==> flow/design.v <==
module fpu #(
    parameter DATA_WIDTH = 32,
    parameter INST_WIDTH = 1
)(
    input                   i_clk,
    input                   i_rst_n,
    input  [DATA_WIDTH-1:0] i_data_a,
    input  [DATA_WIDTH-1:0] i_data_b,
    input  [INST_WIDTH-1:0] i_inst,
    input                   i_valid,
    output [DATA_WIDTH-1:0] o_data,
    output                  o_valid
);
    reg [DATA_WIDTH-1:0] o_data_r, o_data_w; 
    reg                  o_valid_r, o_valid_w;
    wire [30:23]          i_expo_a, i_expo_b;
    wire [22:0]           i_frag_a, i_frag_b;
    reg [30:23]           i_expo_sub;
    reg [30:23]           o_expo;
    wire                  i_sign_a, i_sign_b;
    reg [46:0]            i_frag_aa, i_frag_bb;
    reg [23:0]            i_frag_a1, i_frag_b1;
    reg [46:0]            i_frag_af, i_frag_bf;
    reg [47:0]            i_frag_o, i_frag_ma, i_frag_mb;
    reg [22:0]            i_frag_oo;
    assign o_data = o_data_r;   
    assign o_valid = o_valid_r;
    assign i_expo_a = i_data_a[30:23];
    assign i_expo_b = i_data_b[30:23];
    assign i_frag_a = i_data_a[22:0];
    assign i_frag_b = i_data_b[22:0];
    assign i_sign_a = i_data_a[DATA_WIDTH-1];
    assign i_sign_b = i_data_b[DATA_WIDTH-1];
    always @(*) begin
        i_expo_sub = 8'd0;
        o_expo     = 8'd0;
        i_frag_aa  = 47'd0;
        i_frag_bb  = 47'd0;
        i_frag_a1  = 24'd0;
        i_frag_b1  = 24'd0;
        i_frag_af  = 47'd0;
        i_frag_bf  = 47'd0;
        i_frag_o   = 48'd0;
        i_frag_ma  = 48'd0;
        i_frag_mb  = 48'd0;
        i_frag_oo  = 23'd0;
        if (i_valid) begin     
            case (i_inst) 
                1'd0: begin   
                    i_frag_a1 = {1'b1, i_frag_a};
                    i_frag_b1 = {1'b1, i_frag_b};
                    if (i_expo_a > i_expo_b) begin 
                        i_expo_sub = i_expo_a - i_expo_b;
                        i_frag_bf = {i_frag_b1, 23'b0};
                        i_frag_bb = i_frag_bf >> i_expo_sub;
                        i_frag_aa = {i_frag_a1, 23'b0};
                        o_expo = i_expo_a;
                    end
                    else begin
                        i_expo_sub = i_expo_b - i_expo_a;
                        i_frag_af = {i_frag_a1, 23'b0};
                        i_frag_aa = i_frag_af >> i_expo_sub;
                        i_frag_bb = {i_frag_b1, 23'b0};
                        o_expo = i_expo_b;
                    end
                    if (i_sign_a ^ i_sign_b) begin                        
                        if (i_frag_aa > i_frag_bb) begin
                            i_frag_o = i_frag_aa - i_frag_bb;
                            o_data_w[DATA_WIDTH-1] = i_sign_a;
                        end
                        else begin
                            i_frag_o = i_frag_bb - i_frag_aa;
                            o_data_w[DATA_WIDTH-1] = i_sign_b;
                        end
                        if (i_frag_o[46] == 1) begin
                            if (i_frag_o[22] == 1)
                                o_data_w[22:0] = i_frag_o[45:23]+1;
                            else
                                o_data_w[22:0] = i_frag_o[45:23];
                            o_data_w[30:23] = o_expo;
                        end
                        else if (i_frag_o[45] == 1) begin
                            if (i_frag_o[21] == 1)
                                o_data_w[22:0] = i_frag_o[44:22]+1;
                            else
                                o_data_w[22:0] = i_frag_o[44:22];
                            o_data_w[30:23] = o_expo - 1;
                        end
                        else if (i_frag_o[44] == 1) begin
                            if (i_frag_o[20] == 1)
                                o_data_w[22:0] = i_frag_o[43:21]+1;
                            else
                                o_data_w[22:0] = i_frag_o[43:21];
                            o_data_w[30:23] = o_expo - 2;
                        end
                        else if (i_frag_o[43] == 1) begin
                            if (i_frag_o[19] == 1)
                                o_data_w[22:0] = i_frag_o[42:20]+1;
                            else
                                o_data_w[22:0] = i_frag_o[42:20];
                            o_data_w[30:23] = o_expo - 3;
                        end
                        else if (i_frag_o[42] == 1) begin
                            if (i_frag_o[18] == 1)
                                o_data_w[22:0] = i_frag_o[41:19]+1;
                            else
                                o_data_w[22:0] = i_frag_o[41:19];
                            o_data_w[30:23] = o_expo - 4;
                        end
                        else begin
                            o_data_w[22:0] = i_frag_o[39:17];
                            o_data_w[30:23] = o_expo;                               
                        end
                    end
                    else begin
                        i_frag_o = i_frag_aa + i_frag_bb;
                        if (i_frag_o[47] == 1) begin
                            if (i_frag_o[23] == 1)
                                o_data_w[22:0] = i_frag_o[46:24]+1;
                            else
                                o_data_w[22:0] = i_frag_o[46:24];
                            o_data_w[30:23] = o_expo + 1;
                        end
                        else if (i_frag_o[46] == 1) begin
                            if (i_frag_o[22] == 1)
                                o_data_w[22:0] = i_frag_o[45:23] + 1;
                            else
                                o_data_w[22:0] = i_frag_o[45:23];
                            o_data_w[30:23] = o_expo;
                        end
                        else begin
                            o_data_w[22:0] = i_frag_o[44:12];
                            o_data_w[30:23] = o_expo - 1;
                        end
                        o_data_w[DATA_WIDTH-1] = i_sign_a;
                    end
                    o_valid_w = 1;                    
                end
                1'd1: begin
                    o_expo = i_expo_a + i_expo_b - 127;
                    o_data_w[DATA_WIDTH-1] = i_sign_a ^ i_sign_b;
                    i_frag_ma[47:24] = 24'd0;
                    i_frag_ma[23] = 1;
                    i_frag_ma[22:0] = i_frag_a;
                    i_frag_mb[47:24] = 24'd0;
                    i_frag_mb[23] = 1;
                    i_frag_mb[22:0] = i_frag_b;
                    i_frag_o = i_frag_ma * i_frag_mb;
                    if (i_frag_o[22] && i_frag_o[21]) begin
                        i_frag_o[47:23] = i_frag_o[47:23] + 1;
                    end
                    else if (i_frag_o[22] && ~i_frag_o[21]) begin 
                        i_frag_o[20] = |i_frag_o[20:0]? 1 : 0;  
                        if (i_frag_o[20] == 1)
                            i_frag_o[47:23] = i_frag_o[47:23] + 1;
                        else if (i_frag_o[23] == 1)
                            i_frag_o[47:23] = i_frag_o[47:23] + 1;
                    end
                    if (i_frag_o[47] || ~i_frag_o[46]) begin
                        if (i_frag_o[47]) begin
                            i_frag_o = i_frag_o >> 1;
                            o_expo = o_expo + 1;   
                        end  
                        if (i_frag_o[22] && i_frag_o[21]) begin
                            i_frag_o[47:23] = i_frag_o[47:23] + 1;
                        end
                        else if (i_frag_o[22] && ~i_frag_o[21]) begin 
                            i_frag_o[20] = |i_frag_o[20:0]? 1 : 0;  
                            if (i_frag_o[20] == 1)
                                i_frag_o[47:23] = i_frag_o[47:23] + 1;
                            else if (i_frag_o[23] == 1)
                                i_frag_o[47:23] = i_frag_o[47:23] + 1;
                        end
                    end
                    o_data_w[22:0] = i_frag_o[45:23];
                    o_data_w[30:23] = o_expo;
                    o_valid_w = 1;    
                end
                default: begin
                    o_data_w     = 0;
                    o_valid_w    = 1;  
                end  
            endcase
        end else begin
            o_data_w     = 0; 
            o_valid_w    = 0;  
        end
    end
    always @(posedge i_clk or negedge i_rst_n) begin
        if(~i_rst_n) begin    
            o_data_r <= 0;
            o_valid_r <= 0;
        end else begin
            o_data_r <= o_data_w;
            o_valid_r <= o_valid_w;
        end
    end
endmodule
==> flow/run.sh <==
#!/bin/bash
# the make line also repeats each setting of config.mk as NAME=value (left out here)
make -C /OpenROAD-flow-scripts/flow DESIGN_CONFIG=/design/flow/config.mk WORK_HOME=/design/flow/orfs CLKGATE_MAP_FILE= finish
==> flow/config.mk <==
export PLATFORM = sky130hd
export DESIGN_NAME = fpu
export DESIGN_NICKNAME = fpu
export VERILOG_FILES = /design/flow/design.v
export SDC_FILE = /design/flow/constraint.sdc
export NUM_CORES = 4
export LEC_CHECK = 0
export CAP_MARGIN = 10
export CORE_MARGIN = 2
export CORE_UTILIZATION = 65
export CTS_CLUSTER_SIZE = 34
export SETUP_SLACK_MARGIN = -0.78
export SLEW_MARGIN = 40
==> flow/constraint.sdc <==
create_clock -name core_clock -period 11.5 [get_ports {i_clk}]
set_input_delay 2.3000 -clock core_clock [delete_from_list [all_inputs] [get_ports {i_clk}]]
set_output_delay 2.3000 -clock core_clock [all_outputs]
set_load 0.01 [all_outputs]
==> results of run 1 <==
[area by class of cell]
cell class / count / area [um^2]
Clock buffer: 5 / 125
Timing Repair Buffer: 1434 / 11600
Multi-Input combinational cell: 4428 / 36800
Clock inverter: 1 / 5.00
Tap cell: 846 / 1060
Fill cell: 3788 / 9740
Antenna cell: 7 / 17.5
Inverter: 739 / 2800
Sequential cell: 33 / 826
[routing by layer]
| metal | vias up | GRT usage | share of wire |
|---|---|---|---|
| met1 | 23700 | 0.630 | 0.32 |
| met2 | 5113 | 0.828 | 0.40 |
| met4 | 12 | 0.459 | 0.12 |
| met5 | - | 0 | 0.0014 |
| li1 | 21100 | - | - |
| met3 | 1891 | 0.197 | 0.16 |
[what timing repair did]
item,4_1_cts,5_1_grt
pin swaps,3,46
setup buffers,1,31
gates resized,12,221
gates cloned,1,7
endpoints found under the setup margin,6,20
==> results.sh, run 1 <==
# yosys + openroad results
export IMPL_crit_slowest_cell="fa_1"
export IMPL_cp_max_fo=6
export IMPL_portBuffers=100
export IMPL_drtAntennaViolNets=0
export IMPL_syn_area_per_cell_um2=7.47
export IMPL_mux_share=0.0330
export IMPL_critPathCaptureType="register"
export IMPL_dp_hpwl_um=154000
export IMPL_vias_per_cell=6.91
export IMPL_wl_um=196000
export IMPL_wl_per_cell_um=26.2
export IMPL_rows=92
export IMPL_synth_top_area_share=0.235
export IMPL_crit_arrival_ps=12590
export IMPL_so_violations="setup timing"
export IMPL_cpPeakStageDelay_ps=620
export IMPL_htree_levels=2
export IMPL_stdcell_count=7493
export IMPL_crit_path_start_kind="input port"
export IMPL_common_cells="inv_1 (720), nand2_1 (641), fa_1 (485)"
export IMPL_dp_cells=7485
export IMPL_cts_root_buf="clkbuf_16"
export IMPL_synthesis_area_um2=41300
export IMPL_die_area_um2=65500
export IMPL_ys_area_um2=41300
export IMPL_ys_sh_simple=0.234
export IMPL_log_warning_count=94
export IMPL_edf_count=0
export IMPL_cts_buffer_depth=2
export IMPL_synth_compound_area_share=0.214
export IMPL_setup_tns_ps=-17810
export IMPL_path_depth=41
export IMPL_slew_viol_final=0
export IMPL_via_count=51800
export IMPL_drt_iter0_markers=8932
export IMPL_coreArea_um2=63000
export IMPL_worstSetupPathType="input port to register"
export IMPL_antenna_found_initial=12
export IMPL_top_logic_kind="adder cells"
export IMPL_crit_path_start="i_data_a[0]"
export IMPL_drc_errors=0
export IMPL_fp_dieH_um=256
export IMPL_dr_pass1_iters=14
export IMPL_syn2layout_area_growth_pct=29.0
export IMPL_finalClockPeriodUsage=1.08
export IMPL_yosys_stat_cells=5522
export IMPL_overflow=0
export IMPL_nets=7505
export IMPL_max_freq_ghz=0.0804
export IMPL_dpl_worst_slack_ps=-1160
export IMPL_area_leaders="fa_1 (24%), ha_1 (9.4%), inv_1 (6.5%)"
export IMPL_placed_cell_area_um2=52600
export IMPL_fin_area_um2=53200
export IMPL_drv_cap=0
export IMPL_hold_buffers=0
export IMPL_grt_pass1_wl_um=282000
export IMPL_cts_tree="built"
export IMPL_synthAdderAreaFrac=0.330
export IMPL_hold_path_class="input port to async pin"
export IMPL_grt_total_usage=0.551
export IMPL_crit_path_end="o_data_r[14]"
export IMPL_tightest_slew_ps=1080
export IMPL_grt_pass1_vias=50100
export IMPL_synth_top_cell_by_area="fa_1"
export IMPL_xor_share=0.0670
export IMPL_synth_cell_types=139
export IMPL_crit_buf_inv=10
export IMPL_flop_cell="dfrtp_1"
export IMPL_top_cell="inv_1"
export IMPL_min_period_ps=12440
export IMPL_holdWs_ps=2430
export IMPL_path_clk_slew_ps=50
export IMPL_setup_slack_ps=-942
export IMPL_max_slew_margin=0.276
export IMPL_cts_buffers_inserted=5
export IMPL_clock_sinks=33
export IMPL_final_hold_viol_count=0
export IMPL_ys_warn_count=1
export IMPL_initCoreUtil=0.655
export IMPL_setup_violations=31
export IMPL_synthArstFlopShare=1.00
export IMPL_pin_count=101
export IMPL_worst_path_most_repeated_cell="fa_1"
export IMPL_ys_seq_frac=0.0200
export IMPL_worst_ep_required_time_ps=11650
export IMPL_ys_flops=33
export IMPL_final_util=0.845
export IMPL_path_delay_family="adder cells"
export IMPL_gp_congestion=1.22
export IMPL_postSynthCellCount=5522
export IMPL_die_w_um=256
export IMPL_grt_max_degree=91
export IMPL_outcome="finished with violations"
export IMPL_syn_num_nets=6386
==> run 2: changes to the inputs <==
- CAP_MARGIN: 10 -> 20
- CORE_UTILIZATION: 65 -> 57
- CTS_CLUSTER_DIAMETER: default -> 334
- CTS_CLUSTER_SIZE: 34 -> default
- HOLD_SLACK_MARGIN: default -> 0.28
- MIN_ROUTING_LAYER: default -> met1
- PLACE_DENSITY_LB_ADDON: default -> 0.09
- SETUP_SLACK_MARGIN: -0.78 -> default
- SLEW_MARGIN: 40 -> 25
- TNS_END_PERCENT: default -> 5
- clock period: 11.5 -> 9.1 ns (I/O delays scaled with it)
==> run 2 against run 1 <==
  * Still fails the layout checks on setup timing
  * Wire length shrank 0.94%
  * First-iteration DRC count shrank 26%
  * Sequential share of layout area is 0.11 points lower
  * Global-route usage is 4.5 points lower
  * Non-clock buffer count increased by 439
  * Synthesized area unchanged
  * Cell count rose by 7.2%
  * Via count decreased by 1.5%
  * Count of clock-buffer cells in the layout grew 2
  * Largest cell class unchanged
  * Highest routed layer unchanged
==> results.sh, run 2 <==
# yosys + openroad results
export IMPL_outcome="finished with violations"
export IMPL_so_violations="setup timing"
export IMPL_cp_max_fo=11
export IMPL_synth_top_cell_by_area="fa_1"
export IMPL_ys_area_um2=41300
export IMPL_slew_viol_final=0
export IMPL_grt_pass1_vias=51200
export IMPL_drt_iter0_markers=6653
export IMPL_crit_path_end="o_data_r[20]"
export IMPL_placed_cell_area_um2=55900
export IMPL_syn_num_nets=6386
export IMPL_path_clk_slew_ps=60
export IMPL_top_cell="inv_1"
export IMPL_drc_errors=0
export IMPL_via_count=51000
export IMPL_top_logic_kind="adder cells"
export IMPL_nets=7942
export IMPL_max_slew_margin=0.347
export IMPL_clock_sinks=33
export IMPL_synth_compound_area_share=0.214
export IMPL_synthAdderAreaFrac=0.330
export IMPL_crit_slowest_cell="fa_1"
export IMPL_grt_pass1_wl_um=291000
export IMPL_dr_pass1_iters=7
export IMPL_setup_slack_ps=-2530
export IMPL_final_hold_viol_count=0
export IMPL_hold_buffers=0
export IMPL_crit_arrival_ps=11760
export IMPL_path_depth=39
export IMPL_dp_hpwl_um=160000
export IMPL_rows=98
export IMPL_antenna_found_initial=6
export IMPL_cts_root_buf="clkbuf_16"
export IMPL_worst_path_most_repeated_cell="fa_1"
export IMPL_syn_area_per_cell_um2=7.47
export IMPL_portBuffers=100
export IMPL_vias_per_cell=6.35
export IMPL_worst_ep_required_time_ps=9240
export IMPL_initCoreUtil=0.576
export IMPL_ys_sh_simple=0.234
export IMPL_cts_buffer_depth=2
export IMPL_wl_um=194000
export IMPL_ys_seq_frac=0.0200
export IMPL_area_leaders="fa_1 (24%), ha_1 (9.4%), inv_1 (6.5%)"
export IMPL_drtAntennaViolNets=0
export IMPL_ys_warn_count=1
export IMPL_die_area_um2=74600
export IMPL_postSynthCellCount=5522
export IMPL_synthesis_area_um2=41300
export IMPL_wl_per_cell_um=24.2
export IMPL_crit_path_start="i_data_a[18]"
export IMPL_ys_flops=33
export IMPL_dp_cells=7981
export IMPL_overflow=0
export IMPL_setup_violations=31
export IMPL_gp_congestion=1.12
export IMPL_yosys_stat_cells=5522
export IMPL_grt_max_degree=86
export IMPL_common_cells="inv_1 (720), nand2_1 (641), fa_1 (485)"
export IMPL_stdcell_count=8032
export IMPL_log_warning_count=94
export IMPL_pin_count=101
export IMPL_finalClockPeriodUsage=1.28
export IMPL_grt_total_usage=0.506
export IMPL_crit_buf_inv=8
export IMPL_synth_cell_types=139
export IMPL_hold_path_class="input port to async pin"
export IMPL_max_freq_ghz=0.0860
export IMPL_crit_path_start_kind="input port"
export IMPL_tightest_slew_ps=979
export IMPL_xor_share=0.0670
export IMPL_cpPeakStageDelay_ps=560
export IMPL_path_delay_family="adder cells"
export IMPL_cts_tree="built"
export IMPL_cts_buffers_inserted=5
export IMPL_synth_top_area_share=0.235
export IMPL_critPathCaptureType="register"
export IMPL_coreArea_um2=71600
export IMPL_edf_count=0
export IMPL_mux_share=0.0330
export IMPL_worstSetupPathType="input port to register"
export IMPL_syn2layout_area_growth_pct=38.6
export IMPL_htree_levels=2
export IMPL_die_w_um=273
export IMPL_min_period_ps=11630
export IMPL_rsz0062_at_grt="yes"
export IMPL_fp_dieH_um=273
export IMPL_drv_cap=0
export IMPL_flop_cell="dfrtp_1"
export IMPL_fin_area_um2=57200
export IMPL_synthArstFlopShare=1.00
## run 2: final cells by class
class / count / area (um^2)
fillers: 4979 / 14400
repair buffers: 1873 / 15300
flip-flops and latches: 33 / 826
well taps: 950 / 1190
diodes: 3 / 7.51
clock inverters: 1 / 30.0
clock buffers: 7 / 143
multi-input cells: 4426 / 36900
inverters: 739 / 2780
## run 2: layer usage
| metal | global-route usage | share of wire | wire length, um |
|---|---|---|---|
| met1 | 0.612 | 0.35 | 67600 |
| met4 | 0.354 | 0.093 | 18100 |
| met3 | 0.137 | 0.13 | 25800 |
| met5 | 0.000642 | 0.000057 | 11 |
| met2 | 0.784 | 0.43 | 82700 |
## run 2: timing repair
action,CTS,global route
pin swaps,33,33
endpoints found under the setup margin,31,32
resized,103,85
endpoints found under the hold margin,0,0
buffers inserted,21,17
cloned,0,3
## run 2: through the flow
stage / setup slack [ps] / hold WS (ps) / setup TNS [ps] / utilization
2_1_floorplan: -2280 / 1520 / -51860 / -
3_3_place_gp: -2860 / 2240 / -75210 / 0.781
3_5_place_dp: -3030 / 2250 / -80570 / 0.781
4_1_cts: -2280 / 1960 / -58960 / 0.790
5_1_grt: -2830 / 1990 / -75700 / 0.798
6_report: -2530 / 1940 / -67380 / 0.798
==> run 3: changes to the inputs <==
- CORE_UTILIZATION: 57 -> 66
- CTS_CLUSTER_DIAMETER: 334 -> 251
- CTS_CLUSTER_SIZE: default -> 97
- HOLD_SLACK_MARGIN: 0.28 -> default
- MIN_ROUTING_LAYER: met1 -> default
- PLACE_DENSITY: default -> 0.36
- PLACE_DENSITY_LB_ADDON: 0.09 -> default
- SETUP_SLACK_MARGIN: default -> 2.18
- SLEW_MARGIN: 25 -> 20
- TNS_END_PERCENT: 5 -> 10
- clock period: 9.1 -> 7.67 ns (I/O delays scaled with it)
==> run 3 against run 2 <==
  * The run now fails in global routing (5_1_grt)
  * Synthesized area unchanged
  * Synthesized cell count unchanged
  * Die size decreased by 13%
==> results.sh, run 3 <==
# source this file to load flow results
export IMPL_ys_seq_frac=0.0200
export IMPL_syn_area_per_cell_um2=7.47
export IMPL_dpl_worst_slack_ps=-4270
export IMPL_clock_sinks=33
export IMPL_cts_buffers_inserted=5
export IMPL_die_w_um=254
export IMPL_area_leaders="fa_1 (24%), ha_1 (9.4%), inv_1 (6.5%)"
export IMPL_initCoreUtil=0.669
export IMPL_yosys_stat_cells=5522
export IMPL_outcome="aborted with a tool error"
export IMPL_synthArstFlopShare=1.00
export IMPL_top_cell="inv_1"
export IMPL_synth_top_area_share=0.235
export IMPL_gp_congestion=1.25
export IMPL_syn_num_nets=6386
export IMPL_synth_compound_area_share=0.214
export IMPL_synth_cell_types=139
export IMPL_rows=91
export IMPL_dp_cells=7895
export IMPL_grt_total_usage=0.889
export IMPL_synth_top_cell_by_area="fa_1"
export IMPL_coreArea_um2=61700
export IMPL_postSynthCellCount=5522
export IMPL_stop_stage="global routing (5_1_grt)"
export IMPL_cts_root_buf="clkbuf_16"
export IMPL_ys_sh_simple=0.234
export IMPL_xor_share=0.0670
export IMPL_top_logic_kind="adder cells"
export IMPL_dp_hpwl_um=170000
export IMPL_ys_warn_count=1
export IMPL_ys_area_um2=41300
export IMPL_overflow=2228
export IMPL_mux_share=0.0330
export IMPL_die_area_um2=64500
export IMPL_flop_cell="dfrtp_1"
export IMPL_fp_dieH_um=254
export IMPL_ys_flops=33
export IMPL_edf_count=0
export IMPL_cts_buffer_depth=2
export IMPL_synthesis_area_um2=41300
export IMPL_pin_count=101
export IMPL_synthAdderAreaFrac=0.330
export IMPL_error_line="[ERROR GRT-0116] Global routing finished with congestion. Check the congestion regions in the DRC Viewer."
export IMPL_hold_buffers=0
export IMPL_common_cells="inv_1 (720), nand2_1 (641), fa_1 (485)"
export IMPL_placed_cell_area_um2=55900
export IMPL_portBuffers=100
export IMPL_htree_levels=2
[run 3: repair_timing]
action / CTS
pin swaps: 119
endpoints found under the setup margin: 32
buffers inserted: 128
gates cloned: 15
resized: 343
[run 3: metal layers]
layer | GRT overflow | global-route usage
met4 | 703 | 1.03
met3 | 27 | 0.703
met5 | 0 | 0.439
met2 | 1452 | 1.09
met1 | 46 | 0.823
==> run 4: changes to the inputs <==
- ABC_AREA: default -> 1
- CAP_MARGIN: 20 -> 40
- CORE_ASPECT_RATIO: default -> 0.5
- CORE_UTILIZATION: 66 -> 62
- CTS_CLUSTER_DIAMETER: 251 -> 217
- CTS_CLUSTER_SIZE: 97 -> 100
- PLACE_DENSITY: 0.36 -> 0.38
- SETUP_SLACK_MARGIN: 2.18 -> default
- TNS_END_PERCENT: 10 -> 5
- clock period: 7.67 -> 9.14 ns (I/O delays scaled with it)
==> run 4 against run 3 <==
  * The run again fails in global routing (5_1_grt)
  * Die size grew 10%
  * Synthesized cell count grew 31%
  * Synthesized area grew 3.5%
==> results.sh, run 4 <==
# source this file to load flow results
export IMPL_pin_count=101
export IMPL_portBuffers=100
export IMPL_cts_buffer_depth=2
export IMPL_outcome="aborted with a tool error"
export IMPL_top_logic_kind="simple AND/OR/NAND/NOR gates"
export IMPL_mux_share=0.000234
export IMPL_ys_area_um2=42700
export IMPL_synth_top_area_share=0.227
export IMPL_die_area_um2=71100
export IMPL_dp_hpwl_um=150000
export IMPL_top_cell="nand2_1"
export IMPL_cts_buffers_inserted=5
export IMPL_htree_levels=2
export IMPL_synthAdderAreaFrac=0.319
export IMPL_ys_flops=33
export IMPL_flop_cell="dfrtp_1"
export IMPL_xor_share=0.0363
export IMPL_synth_compound_area_share=0.112
export IMPL_placed_cell_area_um2=54100
export IMPL_syn_num_nets=8096
export IMPL_error_line="[ERROR GRT-0232] Routing congestion too high. Check the congestion heatmap in the GUI."
export IMPL_coreArea_um2=67600
export IMPL_overflow=43
export IMPL_area_leaders="fa_1 (23%), nand2_1 (18%), inv_1 (14%)"
export IMPL_syn_area_per_cell_um2=5.90
export IMPL_rows=67
export IMPL_synthArstFlopShare=1.00
export IMPL_gp_congestion=1.22
export IMPL_ys_warn_count=1
export IMPL_stop_stage="global routing (5_1_grt)"
export IMPL_common_cells="nand2_1 (2065), inv_1 (1561), nand3_1 (642)"
export IMPL_cts_root_buf="clkbuf_16"
export IMPL_yosys_stat_cells=7232
export IMPL_fp_dieH_um=190
export IMPL_ys_seq_frac=0.0193
export IMPL_initCoreUtil=0.632
export IMPL_edf_count=0
export IMPL_die_w_um=375
export IMPL_clock_sinks=33
export IMPL_grt_total_usage=0.722
export IMPL_hold_buffers=0
export IMPL_synth_cell_types=63
export IMPL_synthesis_area_um2=42700
export IMPL_postSynthCellCount=7232
export IMPL_ys_sh_simple=0.341
export IMPL_synth_top_cell_by_area="fa_1"
==> run 4: per-stage QoR <==
| stage | TNS [ps] | worst slack, ps | util | cells |
|---|---|---|---|---|
| after CTS | -25170 | -974 | 0.834 | 9334 |
| after detailed placement | -60950 | -2290 | 0.800 | 9198 |
| after floorplan | -9080 | -458 | - | 7232 |
| after global placement | -54070 | -2030 | 0.800 | 9196 |
==> run 4: what timing repair did <==
item / 4_1_cts
resized: 282
gates cloned: 16
setup buffers: 112
endpoints found under the setup margin: 31
pin swaps: 152
==> run 4: layer usage <==
metal,overflow,global-route usage
met1,3,0.752
met2,20,0.880
met3,2,0.582
met4,18,0.614
met5,0,0.386
==> run 5: changes to the inputs <==
- CAP_MARGIN: 40 -> 20
- CELL_PAD_IN_SITES_DETAIL_PLACEMENT: default -> 1
- CORE_ASPECT_RATIO: 0.5 -> default
- CORE_MARGIN: 2 -> 6
- CTS_CLUSTER_DIAMETER: 217 -> 209
- CTS_CLUSTER_SIZE: 100 -> 66
- GPL_TIMING_DRIVEN: default -> 1
- PLACE_DENSITY: 0.38 -> default
- SETUP_SLACK_MARGIN: default -> 3.3
- SLEW_MARGIN: 20 -> 35
- TNS_END_PERCENT: 5 -> 20
- clock period: 9.14 -> 14.0 ns (I/O delays scaled with it)
==> run 5 against run 4 <==
  * The flow stops in detailed placement (3_5_place_dp)
  * Die size grew 5.9%
  * Synthesized cell count is the same
  * Synthesized area did not move
==> results.sh, run 5 <==
# source this file to load flow results
export IMPL_outcome="aborted with a tool error"
export IMPL_stop_stage="detailed placement (3_5_place_dp)"
export IMPL_error_line="[ERROR DPL-0033] detailed placement checks failed during check placement."
export IMPL_edf_count=0
export IMPL_rows=95
export IMPL_ys_seq_frac=0.0193
export IMPL_top_cell="nand2_1"
export IMPL_coreArea_um2=67600
export IMPL_ys_warn_count=1
export IMPL_synth_top_cell_by_area="fa_1"
export IMPL_yosys_stat_cells=7232
export IMPL_synth_compound_area_share=0.112
export IMPL_flop_cell="dfrtp_1"
export IMPL_portBuffers=100
export IMPL_common_cells="nand2_1 (2065), inv_1 (1561), nand3_1 (642)"
export IMPL_top_logic_kind="simple AND/OR/NAND/NOR gates"
export IMPL_ys_sh_simple=0.341
export IMPL_synthArstFlopShare=1.00
export IMPL_die_w_um=274
export IMPL_postSynthCellCount=7232
export IMPL_fp_dieH_um=274
export IMPL_syn_area_per_cell_um2=5.90
export IMPL_syn_num_nets=8096
export IMPL_synth_top_area_share=0.227
export IMPL_gp_congestion=1.13
export IMPL_synthesis_area_um2=42700
export IMPL_area_leaders="fa_1 (23%), nand2_1 (18%), inv_1 (14%)"
export IMPL_xor_share=0.0363
export IMPL_initCoreUtil=0.631
export IMPL_synth_cell_types=63
export IMPL_die_area_um2=75300
export IMPL_synthAdderAreaFrac=0.319
export IMPL_ys_flops=33
export IMPL_mux_share=0.000234
export IMPL_pin_count=101
export IMPL_ys_area_um2=42700
-- run 5: stage by stage --
stage,hold WS [ps],std cells,area (um^2)
after floorplan,2500,7232,43300
after global placement,3230,8025,44500
==> run 6: changes to the inputs <==
- ABC_AREA: 1 -> default
- CELL_PAD_IN_SITES_DETAIL_PLACEMENT: 1 -> default
- CORE_MARGIN: 6 -> 2
- CORE_UTILIZATION: 62 -> 18
- CTS_CLUSTER_DIAMETER: 209 -> default
- CTS_CLUSTER_SIZE: 66 -> default
- GPL_TIMING_DRIVEN: 1 -> default
- MAX_ROUTING_LAYER: default -> met5
- MIN_ROUTING_LAYER: default -> met1
- PLACE_DENSITY_LB_ADDON: default -> 0.21
- SETUP_SLACK_MARGIN: 3.3 -> 5.0
- SLEW_MARGIN: 35 -> 40
- TNS_END_PERCENT: 20 -> default
- clock period: 14.0 -> 23.6 ns (I/O delays scaled with it)
==> run 6 against run 5 <==
  * Now clean on timing, DRC and antenna
  * Die size increased to 3.1 times the previous value
  * Synthesized area is 3.4% lower
  * Synthesized cell count fell by 24%
==> results.sh, run 6 <==
# yosys + openroad results
export IMPL_outcome="finished clean"
export IMPL_ys_seq_frac=0.0200
export IMPL_xor_share=0.0670
export IMPL_log_warning_count=91
export IMPL_placed_cell_area_um2=46000
export IMPL_htree_levels=2
export IMPL_syn_num_nets=6386
export IMPL_die_area_um2=233000
export IMPL_dp_hpwl_um=170000
export IMPL_fin_area_um2=46200
export IMPL_critPathCaptureType="register"
export IMPL_path_depth=34
export IMPL_worst_path_most_repeated_cell="nand4_1"
export IMPL_dp_cells=8452
export IMPL_hold_path_class="input port to async pin"
export IMPL_setup_tns_ps=0
export IMPL_grt_pass1_wl_um=308000
export IMPL_path_clk_slew_ps=70
export IMPL_area_leaders="fa_1 (24%), ha_1 (9.4%), inv_1 (6.5%)"
export IMPL_max_slew_margin=0.367
export IMPL_cpPeakStageDelay_ps=820
export IMPL_gp_congestion=0.956
export IMPL_coreArea_um2=228000
export IMPL_use_met1=0.248
export IMPL_vias_per_cell=4.97
export IMPL_crit_buf_inv=5
export IMPL_max_freq_ghz=0.0567
export IMPL_crit_path_start="i_data_a[30]"
export IMPL_grt_use_met3=0.0155
export IMPL_synthAdderAreaFrac=0.330
export IMPL_setup_violations=0
export IMPL_wl_um=214000
export IMPL_ys_sh_simple=0.234
export IMPL_worstSetupPathType="input port to register"
export IMPL_cts_tree="built"
export IMPL_drc_errors=0
export IMPL_ys_flops=33
export IMPL_ys_area_um2=41300
export IMPL_flop_cell="dfrtp_1"
export IMPL_synth_top_cell_by_area="fa_1"
export IMPL_crit_slowest_cell="nor4b_1"
export IMPL_die_w_um=483
export IMPL_cts_root_buf="clkbuf_16"
export IMPL_top_logic_kind="adder cells"
export IMPL_nets=6314
export IMPL_ys_warn_count=1
export IMPL_finalClockPeriodUsage=0.748
export IMPL_stdcell_count=8465
export IMPL_hold_buffers=0
export IMPL_grt_total_usage=0.179
export IMPL_portBuffers=100
export IMPL_rsz0062_at_grt="no"
export IMPL_antenna_found_initial=5
export IMPL_via_count=42100
export IMPL_synthArstFlopShare=1.00
export IMPL_grt_pass1_vias=42100
export IMPL_crit_arrival_ps=17840
export IMPL_clock_sinks=33
export IMPL_setup_slack_ps=5960
export IMPL_grtUsageMet2=0.289
export IMPL_synth_cell_types=139
export IMPL_dpl_worst_slack_ps=5100
export IMPL_globalRoute_busiestLayer="met2"
export IMPL_edf_count=0
export IMPL_cts_buffer_depth=2
export IMPL_mux_share=0.0330
export IMPL_syn2layout_area_growth_pct=12.0
export IMPL_drt_iter0_markers=3813
export IMPL_drtAntennaViolNets=0
export IMPL_tightest_slew_ps=941
export IMPL_wl_per_cell_um=25.3
export IMPL_postSynthCellCount=5522
export IMPL_crit_path_end="o_data_r[13]"
export IMPL_overflow=0
export IMPL_top_cell="inv_1"
export IMPL_synthesis_area_um2=41300
export IMPL_min_period_ps=17640
export IMPL_common_cells="inv_1 (720), nand2_1 (641), fa_1 (485)"
export IMPL_final_hold_viol_count=0
export IMPL_synth_compound_area_share=0.214
export IMPL_worst_ep_required_time_ps=23800
export IMPL_crit_path_start_kind="input port"
export IMPL_path_delay_family="simple AND/OR/NAND/NOR gates"
export IMPL_pin_count=101
export IMPL_grt_max_degree=85
export IMPL_rows=175
export IMPL_fp_dieH_um=483
export IMPL_slew_viol_final=0
export IMPL_yosys_stat_cells=5522
export IMPL_drv_cap=0
export IMPL_synth_top_area_share=0.235
export IMPL_dr_pass1_iters=6
export IMPL_cp_max_fo=84
export IMPL_syn_area_per_cell_um2=7.47
export IMPL_cts_buffers_inserted=5
export IMPL_initCoreUtil=0.181
==> run 6: layer usage <==
metal  wire [um]  up-vias  share of wire
met5          29        -        0.00014
met4        8550        4          0.040
met3       11000      331          0.051
met2       97100     1593           0.45
met1       97700    21400           0.46
li1            -    18700              -
==> run 6: cell type report <==
| type | instances | area [um^2] |
|---|---|---|
| timing repair buffer | 245 | 2080 |
| fill | 25700 | 182000 |
| clock buffer | 7 | 153 |
| antenna | 5 | 12.5 |
| multi-input combinational | 4426 | 36600 |
| tap | 3009 | 3760 |
| inverter | 739 | 2770 |
| clock inverter | 1 | 5.00 |
| sequential | 33 | 826 |
==> run 6: timing repair <==
item	CTS	global route
buffers inserted	0	0
resized	0	1
hold endpoints to repair	0	0
endpoints found under the setup margin	0	1
==> run 6: per-stage QoR <==
step	utilization	hold WS, ps
after floorplan	-	4420
after global placement	0.201	4950
after detailed placement	0.202	4760
after CTS	0.203	4420
after global routing	0.203	4440
final	0.203	4390
==> run 7: changes to the inputs <==
- CORE_UTILIZATION: 18 -> 65
- CTS_CLUSTER_DIAMETER: default -> 252
- MAX_ROUTING_LAYER: met5 -> default
- MIN_ROUTING_LAYER: met1 -> default
- PLACE_DENSITY_LB_ADDON: 0.21 -> default
- SETUP_SLACK_MARGIN: 5.0 -> -0.78
- SLEW_MARGIN: 40 -> 20
- clock period: 23.6 -> 11.4 ns (I/O delays scaled with it)
==> run 7 against run 6 <==
  * Synthesized area unchanged
  * The flow now stops in global routing (5_1_grt)
  * Synthesized cell count unchanged
  * Die size decreased by 72%
==> results.sh, run 7 <==
# source this file to load flow results
export IMPL_outcome="aborted with a tool error"
export IMPL_stop_stage="global routing (5_1_grt)"
export IMPL_error_line="[ERROR GRT-0232] Routing congestion too high. Check the congestion heatmap in the GUI."
export IMPL_portBuffers=100
export IMPL_yosys_stat_cells=5522
export IMPL_mux_share=0.0330
export IMPL_common_cells="inv_1 (720), nand2_1 (641), fa_1 (485)"
export IMPL_ys_seq_frac=0.0200
export IMPL_postSynthCellCount=5522
export IMPL_initCoreUtil=0.655
export IMPL_synth_compound_area_share=0.214
export IMPL_dp_cells=7524
export IMPL_ys_warn_count=1
export IMPL_synth_top_area_share=0.235
export IMPL_ys_sh_simple=0.234
export IMPL_ys_area_um2=41300
export IMPL_placed_cell_area_um2=52800
export IMPL_syn_area_per_cell_um2=7.47
export IMPL_grt_total_usage=0.798
export IMPL_cts_root_buf="clkbuf_16"
export IMPL_htree_levels=2
export IMPL_rows=92
export IMPL_synthAdderAreaFrac=0.330
export IMPL_die_w_um=256
export IMPL_coreArea_um2=63000
export IMPL_pin_count=101
export IMPL_gp_congestion=1.18
export IMPL_xor_share=0.0670
export IMPL_dpl_worst_slack_ps=-1350
export IMPL_area_leaders="fa_1 (24%), ha_1 (9.4%), inv_1 (6.5%)"
export IMPL_ys_flops=33
export IMPL_edf_count=0
export IMPL_clock_sinks=33
export IMPL_synthArstFlopShare=1.00
export IMPL_cts_buffer_depth=2
export IMPL_overflow=8
export IMPL_top_logic_kind="adder cells"
export IMPL_dp_hpwl_um=154000
export IMPL_flop_cell="dfrtp_1"
export IMPL_syn_num_nets=6386
export IMPL_synth_top_cell_by_area="fa_1"
export IMPL_cts_buffers_inserted=5
export IMPL_fp_dieH_um=256
export IMPL_die_area_um2=65500
export IMPL_top_cell="inv_1"
export IMPL_synthesis_area_um2=41300
export IMPL_synth_cell_types=139
==> run 7: per-layer routing <==
layer,GRT overflow,track usage
met1,2,0.797
met4,2,0.757
met3,2,0.693
met2,2,0.934
met5,0,0.465
==> run 7: timing repair <==
item,CTS
setup endpoints to repair,10
resized,47
pin swaps,11
hold buffers,0
setup buffers,2
cloned,3
==> run 8: changes to the inputs <==
- CORE_UTILIZATION: 65 -> 71
- CTS_CLUSTER_DIAMETER: 252 -> 375
- CTS_CLUSTER_SIZE: default -> 24
- SETUP_SLACK_MARGIN: -0.78 -> 1.32
- TNS_END_PERCENT: default -> 75
- clock period: 11.4 -> 7.59 ns (I/O delays scaled with it)
==> run 8 against run 7 <==
  * Die size decreased by 8.3%
  * Synthesized cell count unchanged
  * The flow stops in clock tree synthesis (4_1_cts)
  * Synthesized area unchanged
==> results.sh, run 8 <==
# source this file to load flow results
export IMPL_pin_count=101
export IMPL_top_logic_kind="adder cells"
export IMPL_ys_sh_simple=0.234
export IMPL_ys_seq_frac=0.0200
export IMPL_postSynthCellCount=5522
export IMPL_common_cells="inv_1 (720), nand2_1 (641), fa_1 (485)"
export IMPL_syn_area_per_cell_um2=7.47
export IMPL_xor_share=0.0670
export IMPL_initCoreUtil=0.717
export IMPL_synthAdderAreaFrac=0.330
export IMPL_stop_stage="clock tree synthesis (4_1_cts)"
export IMPL_top_cell="inv_1"
export IMPL_synthesis_area_um2=41300
export IMPL_flop_cell="dfrtp_1"
export IMPL_coreArea_um2=57600
export IMPL_synth_compound_area_share=0.214
export IMPL_die_w_um=245
export IMPL_edf_count=0
export IMPL_error_line="[ERROR DPL-0038] Utilization greater than 100%, impossible to legalize"
export IMPL_die_area_um2=60100
export IMPL_outcome="aborted with a tool error"
export IMPL_rows=88
export IMPL_ys_area_um2=41300
export IMPL_mux_share=0.0330
export IMPL_portBuffers=100
export IMPL_yosys_stat_cells=5522
export IMPL_fp_dieH_um=245
export IMPL_syn_num_nets=6386
export IMPL_synthArstFlopShare=1.00
export IMPL_synth_top_area_share=0.235
export IMPL_ys_flops=33
export IMPL_synth_cell_types=139
export IMPL_area_leaders="fa_1 (24%), ha_1 (9.4%), inv_1 (6.5%)"
export IMPL_synth_top_cell_by_area="fa_1"
export IMPL_gp_congestion=1.23
export IMPL_dp_hpwl_um=192000
export IMPL_ys_warn_count=1
export IMPL_placed_cell_area_um2=55600
run 8: through the flow:
stage | util | instances | setup WS [ps] | TNS, ps
after detailed placement | 0.966 | 7791 | -4540 | -131620
after global placement | 0.966 | 7791 | -3640 | -104460
after floorplan | - | 5522 | -3370 | -83140
==> run 9: changes to the inputs <==
- CORE_UTILIZATION: 71 -> 72
- CTS_CLUSTER_DIAMETER: 375 -> 334
- CTS_CLUSTER_SIZE: 24 -> 74
- HOLD_SLACK_MARGIN: default -> 0.28
- MIN_ROUTING_LAYER: default -> met1
- PLACE_DENSITY_LB_ADDON: default -> 0.0
- SETUP_SLACK_MARGIN: 1.32 -> 2.08
- SLEW_MARGIN: 20 -> 25
- TNS_END_PERCENT: 75 -> 5
- clock period: 7.59 -> 8.31 ns (I/O delays scaled with it)
==> run 9 against run 8 <==
  * The flow again stops in clock tree synthesis (4_1_cts)
  * Synthesized cell count unchanged
  * Synthesized area stayed put
  * Die size is 1.4% lower
==> results.sh, run 9 <==
# source this file to load flow results
export IMPL_pin_count=101
export IMPL_ys_flops=33
export IMPL_dp_hpwl_um=195000
export IMPL_synth_top_cell_by_area="fa_1"
export IMPL_synth_top_area_share=0.235
export IMPL_coreArea_um2=56500
export IMPL_synthesis_area_um2=41300
export IMPL_top_cell="inv_1"
export IMPL_portBuffers=100
export IMPL_yosys_stat_cells=5522
export IMPL_ys_sh_simple=0.234
export IMPL_synth_cell_types=139
export IMPL_dpl_worst_slack_ps=-4150
export IMPL_synthAdderAreaFrac=0.330
export IMPL_fp_dieH_um=243
export IMPL_mux_share=0.0330
export IMPL_area_leaders="fa_1 (24%), ha_1 (9.4%), inv_1 (6.5%)"
export IMPL_synthArstFlopShare=1.00
export IMPL_edf_count=0
export IMPL_syn_area_per_cell_um2=7.47
export IMPL_die_area_um2=59200
export IMPL_error_line="[ERROR DPL-0038] Utilization greater than 100%, impossible to legalize"
export IMPL_placed_cell_area_um2=55200
export IMPL_ys_warn_count=1
export IMPL_gp_congestion=1.23
export IMPL_flop_cell="dfrtp_1"
export IMPL_xor_share=0.0670
export IMPL_common_cells="inv_1 (720), nand2_1 (641), fa_1 (485)"
export IMPL_outcome="aborted with a tool error"
export IMPL_synth_compound_area_share=0.214
export IMPL_initCoreUtil=0.730
export IMPL_ys_seq_frac=0.0200
export IMPL_postSynthCellCount=5522
export IMPL_syn_num_nets=6386
export IMPL_ys_area_um2=41300
export IMPL_rows=87
export IMPL_top_logic_kind="adder cells"
export IMPL_stop_stage="clock tree synthesis (4_1_cts)"
export IMPL_die_w_um=243
[run 9: metrics by stage]
stage	cells	utilization
after global placement	7740	0.977
after floorplan	5522	-
after detailed placement	7740	0.977
==> run 10: changes to the inputs <==
- ABC_AREA: default -> 1
- CAP_MARGIN: 20 -> 15
- CELL_PAD_IN_SITES_DETAIL_PLACEMENT: default -> 2
- CELL_PAD_IN_SITES_GLOBAL_PLACEMENT: default -> 3
- CORE_ASPECT_RATIO: default -> 0.8
- CORE_MARGIN: 2 -> 4
- CORE_UTILIZATION: 72 -> 38
- CTS_CLUSTER_DIAMETER: 334 -> 103
- CTS_CLUSTER_SIZE: 74 -> 14
- GPL_ROUTABILITY_DRIVEN: default -> 0
- GPL_TIMING_DRIVEN: default -> 0
- HOLD_SLACK_MARGIN: 0.28 -> 0.27
- MAX_ROUTING_LAYER: default -> met4
- PLACE_DENSITY_LB_ADDON: 0.0 -> 0.16
- SETUP_SLACK_MARGIN: 2.08 -> 1.53
- SLEW_MARGIN: 25 -> 20
- TNS_END_PERCENT: 5 -> 100
- clock period: 8.31 -> 9.9 ns (I/O delays scaled with it)
==> run 10 against run 9 <==
  * The run fails in global placement (3_3_place_gp)
  * Synthesized area is 3.5% higher
  * Synthesized cell count is 31% higher
  * Die size is 99% higher
==> results.sh, run 10 <==
# source this file to load flow results
export IMPL_synth_top_area_share=0.227
export IMPL_rows=109
export IMPL_error_line="[ERROR FLW-0024] Place density exceeds 1.0 (current PLACE_DENSITY_LB_ADDON =  0.16). Please check if the value of  PLACE_DENSITY_LB_ADDON is between 0 and 0.99."
export IMPL_synth_cell_types=63
export IMPL_synth_compound_area_share=0.112
export IMPL_die_w_um=383
export IMPL_top_logic_kind="simple AND/OR/NAND/NOR gates"
export IMPL_synthesis_area_um2=42700
export IMPL_synth_top_cell_by_area="fa_1"
export IMPL_ys_sh_simple=0.341
export IMPL_die_area_um2=118000
export IMPL_common_cells="nand2_1 (2065), inv_1 (1561), nand3_1 (642)"
export IMPL_ys_warn_count=1
export IMPL_yosys_stat_cells=7232
export IMPL_mux_share=0.000234
export IMPL_ys_area_um2=42700
export IMPL_syn_area_per_cell_um2=5.90
export IMPL_flop_cell="dfrtp_1"
export IMPL_initCoreUtil=0.385
export IMPL_postSynthCellCount=7232
export IMPL_pin_count=101
export IMPL_ys_seq_frac=0.0193
export IMPL_synthArstFlopShare=1.00
export IMPL_fp_dieH_um=308
export IMPL_ys_flops=33
export IMPL_coreArea_um2=111000
export IMPL_syn_num_nets=8096
export IMPL_area_leaders="fa_1 (23%), nand2_1 (18%), inv_1 (14%)"
export IMPL_top_cell="nand2_1"
export IMPL_stop_stage="global placement (3_3_place_gp)"
export IMPL_edf_count=0
export IMPL_synthAdderAreaFrac=0.319
export IMPL_outcome="aborted with a tool error"
export IMPL_xor_share=0.0363
==> run 11: changes to the inputs <==
- ABC_AREA: 1 -> default
- CAP_MARGIN: 15 -> 5
- CELL_PAD_IN_SITES_DETAIL_PLACEMENT: 2 -> default
- CORE_UTILIZATION: 38 -> 16
- CTS_CLUSTER_DIAMETER: 103 -> 334
- GPL_ROUTABILITY_DRIVEN: 0 -> default
- GPL_TIMING_DRIVEN: 0 -> default
- HOLD_SLACK_MARGIN: 0.27 -> default
- MIN_ROUTING_LAYER: met1 -> met2
- PLACE_DENSITY_LB_ADDON: 0.16 -> default
- SETUP_SLACK_MARGIN: 1.53 -> default
- clock period: 9.9 -> 21.5 ns (I/O delays scaled with it)
==> run 11 against run 10 <==
  * Now clean on timing, DRC and antenna
  * Synthesized area decreased by 3.4%
  * Synthesized cell count down 24%
  * Die size up 130%
==> results.sh, run 11 <==
# yosys + openroad results
export IMPL_die_w_um=576
export IMPL_grt_pass1_vias=67000
export IMPL_synthAdderAreaFrac=0.330
export IMPL_flop_cell="dfrtp_1"
export IMPL_crit_arrival_ps=20010
export IMPL_crit_path_start="i_data_a[26]"
export IMPL_setup_tns_ps=0
export IMPL_final_hold_viol_count=0
export IMPL_crit_path_end="o_data_r[13]"
export IMPL_mux_share=0.0330
export IMPL_finalClockPeriodUsage=0.921
export IMPL_wl_met3_um=135000
export IMPL_synth_compound_area_share=0.214
export IMPL_top_cell="inv_1"
export IMPL_ys_area_um2=41300
export IMPL_fp_dieH_um=462
export IMPL_tightest_slew_ps=1300
export IMPL_crit_buf_inv=7
export IMPL_fill_cells=29300
export IMPL_drt_iter0_markers=9753
export IMPL_dp_hpwl_um=204000
export IMPL_top_layer="met4"
export IMPL_worst_path_most_repeated_cell="nand4_1"
export IMPL_ys_seq_frac=0.0200
export IMPL_crit_path_start_kind="input port"
export IMPL_wl_met2_um=124000
export IMPL_hold_path_class="input port to async pin"
export IMPL_ys_sh_simple=0.234
export IMPL_xor_share=0.0670
export IMPL_nets=6373
export IMPL_coreArea_um2=256000
export IMPL_wl_um=274000
export IMPL_grt_max_degree=57
export IMPL_cts_root_buf="clkbuf_16"
export IMPL_crit_slowest_cell="nor4b_1"
export IMPL_syn2layout_area_growth_pct=15.7
export IMPL_common_cells="inv_1 (720), nand2_1 (641), fa_1 (485)"
export IMPL_max_freq_ghz=0.0505
export IMPL_cts_tree="built"
export IMPL_cts_buffer_depth=2
export IMPL_grt_pass1_wl_um=378000
export IMPL_synth_top_cell_by_area="fa_1"
export IMPL_area_leaders="fa_1 (24%), ha_1 (9.4%), inv_1 (6.5%)"
export IMPL_syn_num_nets=6386
export IMPL_synthesis_area_um2=41300
export IMPL_rows=166
export IMPL_slew_viol_final=0
export IMPL_cp_max_fo=21
export IMPL_path_delay_family="simple AND/OR/NAND/NOR gates"
export IMPL_die_area_um2=266000
export IMPL_setup_violations=0
export IMPL_outcome="finished clean"
export IMPL_cts_resized=0
export IMPL_worstSetupPathType="input port to register"
export IMPL_worst_ep_required_time_ps=21700
export IMPL_post_cts_setup_buffer_count=0
export IMPL_hold_buffers=0
export IMPL_path_depth=36
export IMPL_postSynthCellCount=5522
export IMPL_drv_cap=0
export IMPL_holdWs_ps=4000
export IMPL_via_count=59400
export IMPL_clock_sinks=33
export IMPL_min_period_ps=19810
export IMPL_wl_met1_um=0
export IMPL_edf_count=0
export IMPL_seq_area_um2=826
export IMPL_ys_flops=33
export IMPL_max_slew_margin=0.124
export IMPL_synth_top_area_share=0.235
export IMPL_cpPeakStageDelay_ps=1040
export IMPL_dr_pass1_iters=12
export IMPL_htree_levels=2
export IMPL_drc_errors=0
export IMPL_portBuffers=100
export IMPL_syn_area_per_cell_um2=7.47
export IMPL_layout_area_comb_um2=36600
export IMPL_log_warning_count=97
export IMPL_pin_count=101
export IMPL_overflow=0
export IMPL_antenna_found_initial=37
export IMPL_gp_congestion=1.04
export IMPL_yosys_stat_cells=5522
export IMPL_initCoreUtil=0.161
export IMPL_vias_per_cell=6.47
export IMPL_critPathCaptureType="register"
export IMPL_synthArstFlopShare=1.00
export IMPL_drtAntennaViolNets=0
export IMPL_synth_cell_types=139
export IMPL_top_logic_kind="adder cells"
export IMPL_rsz0062_at_grt="no"
export IMPL_grt_total_usage=0.320
export IMPL_cts_buffers_inserted=5
export IMPL_path_clk_slew_ps=70
export IMPL_ys_warn_count=1
export IMPL_wl_per_cell_um=29.9
## run 11: layer usage
layer / vias to the layer above / global-route usage
li1: 18900 / -
met1: 20000 / -
met2: 19100 / 0.336
met3: 1430 / 0.477
met4: 0 / 0.0270
met5: - / -
## run 11: stage by stage
step,instance area (um^2),cells,setup slack [ps],utilization
4_1_cts,46800,8940,3310,0.183
3_5_place_dp,46600,8932,3050,0.182
6_report,47800,9171,1690,0.186
5_1_grt,47700,9139,1370,0.186
3_3_place_gp,46600,8932,3040,0.182
2_1_floorplan,41300,5522,6360,-
## run 11: area by class of cell
cell class / count / share of cell area
Antenna cell: 217 / 0.0114
Clock inverter: 3 / 0.00144
Timing Repair Buffer: 304 / 0.0527
Clock buffer: 5 / 0.00262
Sequential cell: 33 / 0.0173
Inverter: 739 / 0.0581
Multi-Input combinational cell: 4426 / 0.766
Tap cell: 3444 / 0.0902
==> run 12: changes to the inputs <==
- CAP_MARGIN: 5 -> 20
- CELL_PAD_IN_SITES_GLOBAL_PLACEMENT: 3 -> default
- CORE_ASPECT_RATIO: 0.8 -> default
- CORE_MARGIN: 4 -> 2
- CORE_UTILIZATION: 16 -> 57
- CTS_CLUSTER_DIAMETER: 334 -> 382
- CTS_CLUSTER_SIZE: 14 -> 100
- MAX_ROUTING_LAYER: met4 -> default
- MIN_ROUTING_LAYER: met2 -> default
- SETUP_SLACK_MARGIN: default -> 2.72
- TNS_END_PERCENT: 100 -> default
- clock period: 21.5 -> 9.42 ns (I/O delays scaled with it)
==> run 12 against run 11 <==
  * The run now fails in global routing (5_1_grt)
  * Synthesized cell count unchanged
  * Die size down 72%
  * Synthesized area unchanged
==> results.sh, run 12 <==
# source this file to load flow results
export IMPL_outcome="aborted with a tool error"
export IMPL_stop_stage="global routing (5_1_grt)"
export IMPL_error_line="[ERROR GRT-0116] Global routing finished with congestion. Check the congestion regions in the DRC Viewer."
export IMPL_synth_cell_types=139
export IMPL_common_cells="inv_1 (720), nand2_1 (641), fa_1 (485)"
export IMPL_fp_dieH_um=273
export IMPL_ys_warn_count=1
export IMPL_die_w_um=273
export IMPL_portBuffers=100
export IMPL_ys_sh_simple=0.234
export IMPL_synth_compound_area_share=0.214
export IMPL_mux_share=0.0330
export IMPL_synth_top_cell_by_area="fa_1"
export IMPL_cts_buffers_inserted=5
export IMPL_overflow=8
export IMPL_rows=98
export IMPL_ys_seq_frac=0.0200
export IMPL_hold_buffers=0
export IMPL_postSynthCellCount=5522
export IMPL_placed_cell_area_um2=56600
export IMPL_die_area_um2=74600
export IMPL_edf_count=0
export IMPL_synthesis_area_um2=41300
export IMPL_htree_levels=2
export IMPL_top_logic_kind="adder cells"
export IMPL_dp_hpwl_um=164000
export IMPL_ys_area_um2=41300
export IMPL_initCoreUtil=0.576
export IMPL_clock_sinks=33
export IMPL_syn_area_per_cell_um2=7.47
export IMPL_synthAdderAreaFrac=0.330
export IMPL_syn_num_nets=6386
export IMPL_xor_share=0.0670
export IMPL_cts_root_buf="clkbuf_16"
export IMPL_top_cell="inv_1"
export IMPL_flop_cell="dfrtp_1"
export IMPL_gp_congestion=1.12
export IMPL_cts_buffer_depth=2
export IMPL_ys_flops=33
export IMPL_pin_count=101
export IMPL_synth_top_area_share=0.235
export IMPL_yosys_stat_cells=5522
export IMPL_coreArea_um2=71600
export IMPL_area_leaders="fa_1 (24%), ha_1 (9.4%), inv_1 (6.5%)"
export IMPL_synthArstFlopShare=1.00
export IMPL_grt_total_usage=0.679
run 12: routing by layer:
| layer | GRT overflow | track usage |
|---|---|---|
| met3 | 0 | 0.481 |
| met4 | 4 | 0.611 |
| met1 | 0 | 0.704 |
| met2 | 4 | 0.871 |
| met5 | 0 | 0.275 |
run 12: timing repair:
action,4_1_cts
pin swaps,207
resized,618
buffers inserted,161
endpoints found under the setup margin,32
cloned,13
run 12: per-stage QoR:
step | worst slack (ps) | hold WS (ps) | setup TNS, ps | instances
floorplan | -1910 | 1590 | -37750 | 5522
CTS | -1490 | 2010 | -34410 | 8203
detailed placement | -2680 | 2300 | -74250 | 8021
global placement | -2370 | 2300 | -65620 | 8021
==> run 13: changes to the inputs <==
- ABC_AREA: default -> 1
- CORE_ASPECT_RATIO: default -> 0.5
- CORE_UTILIZATION: 57 -> 72
- CTS_CLUSTER_DIAMETER: 382 -> 373
- CTS_CLUSTER_SIZE: 100 -> 98
- PLACE_DENSITY: default -> 0.36
- SETUP_SLACK_MARGIN: 2.72 -> 0.88
- TNS_END_PERCENT: default -> 5
- clock period: 9.42 -> 3.09 ns (I/O delays scaled with it)
==> run 13 against run 12 <==
  * The flow stops in detailed placement (3_5_place_dp)
  * Synthesized cell count grew 31%
  * Die size down 18%
  * Synthesized area increased by 3.5%
==> results.sh, run 13 <==
# source this file to load flow results
export IMPL_outcome="aborted with a tool error"
export IMPL_synthesis_area_um2=42700
export IMPL_common_cells="nand2_1 (2065), inv_1 (1561), nand3_1 (642)"
export IMPL_gp_congestion=1.25
export IMPL_initCoreUtil=0.724
export IMPL_ys_warn_count=1
export IMPL_yosys_stat_cells=7232
export IMPL_ys_flops=33
export IMPL_synth_compound_area_share=0.112
export IMPL_synth_top_area_share=0.227
export IMPL_syn_area_per_cell_um2=5.90
export IMPL_ys_area_um2=42700
export IMPL_flop_cell="dfrtp_1"
export IMPL_ys_seq_frac=0.0193
export IMPL_mux_share=0.000234
export IMPL_area_leaders="fa_1 (23%), nand2_1 (18%), inv_1 (14%)"
export IMPL_fp_dieH_um=176
export IMPL_postSynthCellCount=7232
export IMPL_edf_count=0
export IMPL_syn_num_nets=8096
export IMPL_top_cell="nand2_1"
export IMPL_synthAdderAreaFrac=0.319
export IMPL_synth_top_cell_by_area="fa_1"
export IMPL_xor_share=0.0363
export IMPL_portBuffers=100
export IMPL_pin_count=101
export IMPL_coreArea_um2=59000
export IMPL_die_area_um2=61400
export IMPL_ys_sh_simple=0.341
export IMPL_die_w_um=348
export IMPL_top_logic_kind="simple AND/OR/NAND/NOR gates"
export IMPL_stop_stage="detailed placement (3_5_place_dp)"
export IMPL_synthArstFlopShare=1.00
export IMPL_rows=63
export IMPL_synth_cell_types=63
export IMPL_error_line="[ERROR DPL-0033] detailed placement checks failed during check placement."
## run 13: per-stage QoR
step | std cells | hold WS, ps | setup TNS [ps]
after floorplan | 7232 | 322 | -160850
after global placement | 9467 | 1040 | -194930
==> run 14: changes to the inputs <==
- CELL_PAD_IN_SITES_GLOBAL_PLACEMENT: default -> 2
- CORE_ASPECT_RATIO: 0.5 -> 0.78
- CORE_UTILIZATION: 72 -> 59
- CTS_CLUSTER_DIAMETER: 373 -> default
- CTS_CLUSTER_SIZE: 98 -> default
- GPL_ROUTABILITY_DRIVEN: default -> 0
- PLACE_DENSITY: 0.36 -> 0.6
- SETUP_SLACK_MARGIN: 0.88 -> default
- SLEW_MARGIN: 20 -> 10
- TNS_END_PERCENT: 5 -> default
- clock period: 3.09 -> 10.3 ns (I/O delays scaled with it)
==> run 14 against run 13 <==
  * Synthesized cell count unchanged
  * Die size up 21%
  * The run fails in global placement without I/O (3_1_place_gp_skip_io)
  * Synthesized area is the same
==> results.sh, run 14 <==
# source this file to load flow results
export IMPL_error_line="[ERROR GPL-0301] Utilization 122.779 % exceeds 100%."
export IMPL_ys_area_um2=42700
export IMPL_edf_count=0
export IMPL_synthAdderAreaFrac=0.319
export IMPL_die_area_um2=74600
export IMPL_syn_area_per_cell_um2=5.90
export IMPL_postSynthCellCount=7232
export IMPL_synth_top_area_share=0.227
export IMPL_die_w_um=309
export IMPL_ys_seq_frac=0.0193
export IMPL_synth_top_cell_by_area="fa_1"
export IMPL_fp_dieH_um=242
export IMPL_ys_sh_simple=0.341
export IMPL_ys_warn_count=1
export IMPL_coreArea_um2=72000
export IMPL_top_cell="nand2_1"
export IMPL_synthesis_area_um2=42700
export IMPL_flop_cell="dfrtp_1"
export IMPL_synth_cell_types=63
export IMPL_area_leaders="fa_1 (23%), nand2_1 (18%), inv_1 (14%)"
export IMPL_synth_compound_area_share=0.112
export IMPL_common_cells="nand2_1 (2065), inv_1 (1561), nand3_1 (642)"
export IMPL_syn_num_nets=8096
export IMPL_outcome="aborted with a tool error"
export IMPL_mux_share=0.000234
export IMPL_initCoreUtil=0.593
export IMPL_top_logic_kind="simple AND/OR/NAND/NOR gates"
export IMPL_rows=87
export IMPL_xor_share=0.0363
export IMPL_ys_flops=33
export IMPL_stop_stage="global placement without I/O (3_1_place_gp_skip_io)"
export IMPL_synthArstFlopShare=1.00
export IMPL_yosys_stat_cells=7232
==> run 15: changes to the inputs <==
- ABC_AREA: 1 -> default
- CAP_MARGIN: 20 -> 15
- CELL_PAD_IN_SITES_GLOBAL_PLACEMENT: 2 -> default
- CORE_ASPECT_RATIO: 0.78 -> default
- CORE_UTILIZATION: 59 -> 65
- CTS_CLUSTER_SIZE: default -> 59
- GPL_ROUTABILITY_DRIVEN: 0 -> default
- MAX_ROUTING_LAYER: default -> met4
- PLACE_DENSITY: 0.6 -> default
- SLEW_MARGIN: 10 -> 20
- clock period: 10.3 -> 10.8 ns (I/O delays scaled with it)
==> run 15 against run 14 <==
  * Synthesized cell count shrank 24%
  * Die size is 12% lower
  * Synthesized area shrank 3.4%
  * The flow stops in global routing (5_1_grt)
==> results.sh, run 15 <==
# source this file to load flow results
export IMPL_dpl_worst_slack_ps=-1680
export IMPL_cts_root_buf="clkbuf_16"
export IMPL_portBuffers=100
export IMPL_common_cells="inv_1 (720), nand2_1 (641), fa_1 (485)"
export IMPL_syn_num_nets=6386
export IMPL_ys_area_um2=41300
export IMPL_syn_area_per_cell_um2=7.47
export IMPL_yosys_stat_cells=5522
export IMPL_edf_count=0
export IMPL_synth_compound_area_share=0.214
export IMPL_error_line="[ERROR GRT-0116] Global routing finished with congestion. Check the congestion regions in the DRC Viewer."
export IMPL_cts_buffers_inserted=5
export IMPL_xor_share=0.0670
export IMPL_outcome="aborted with a tool error"
export IMPL_ys_seq_frac=0.0200
export IMPL_dp_hpwl_um=161000
export IMPL_synth_top_cell_by_area="fa_1"
export IMPL_area_leaders="fa_1 (24%), ha_1 (9.4%), inv_1 (6.5%)"
export IMPL_rows=92
export IMPL_initCoreUtil=0.655
export IMPL_grt_total_usage=0.771
export IMPL_ys_flops=33
export IMPL_die_area_um2=65500
export IMPL_ys_sh_simple=0.234
export IMPL_ys_warn_count=1
export IMPL_synth_top_area_share=0.235
export IMPL_cts_buffer_depth=2
export IMPL_overflow=114
export IMPL_top_cell="inv_1"
export IMPL_die_w_um=256
export IMPL_mux_share=0.0330
export IMPL_synthAdderAreaFrac=0.330
export IMPL_postSynthCellCount=5522
export IMPL_synthArstFlopShare=1.00
export IMPL_coreArea_um2=63000
export IMPL_fp_dieH_um=256
export IMPL_flop_cell="dfrtp_1"
export IMPL_synth_cell_types=139
export IMPL_stop_stage="global routing (5_1_grt)"
export IMPL_pin_count=101
export IMPL_synthesis_area_um2=41300
export IMPL_htree_levels=2
export IMPL_top_logic_kind="adder cells"
export IMPL_clock_sinks=33
export IMPL_gp_congestion=1.30
[run 15: through the flow]
| step | instances | utilization | area [um^2] |
|---|---|---|---|
| after CTS | 7834 | 0.898 | 56500 |
| after detailed placement | 7679 | 0.862 | 54300 |
| after global placement | 7679 | 0.862 | 54300 |
| after floorplan | 5522 | - | 42000 |
[run 15: timing repair]
action,4_1_cts
cloned,6
endpoints found under the setup margin,31
endpoints found under the hold margin,0
gates resized,322
hold buffers,0
pin swaps,95
setup buffers,155
[run 15: layer usage]
| metal | GRT usage | GRT overflow |
|---|---|---|
| met5 | - | - |
| met1 | 0.764 | 1 |
| met2 | 0.924 | 57 |
| met4 | 0.727 | 51 |
| met3 | 0.609 | 5 |
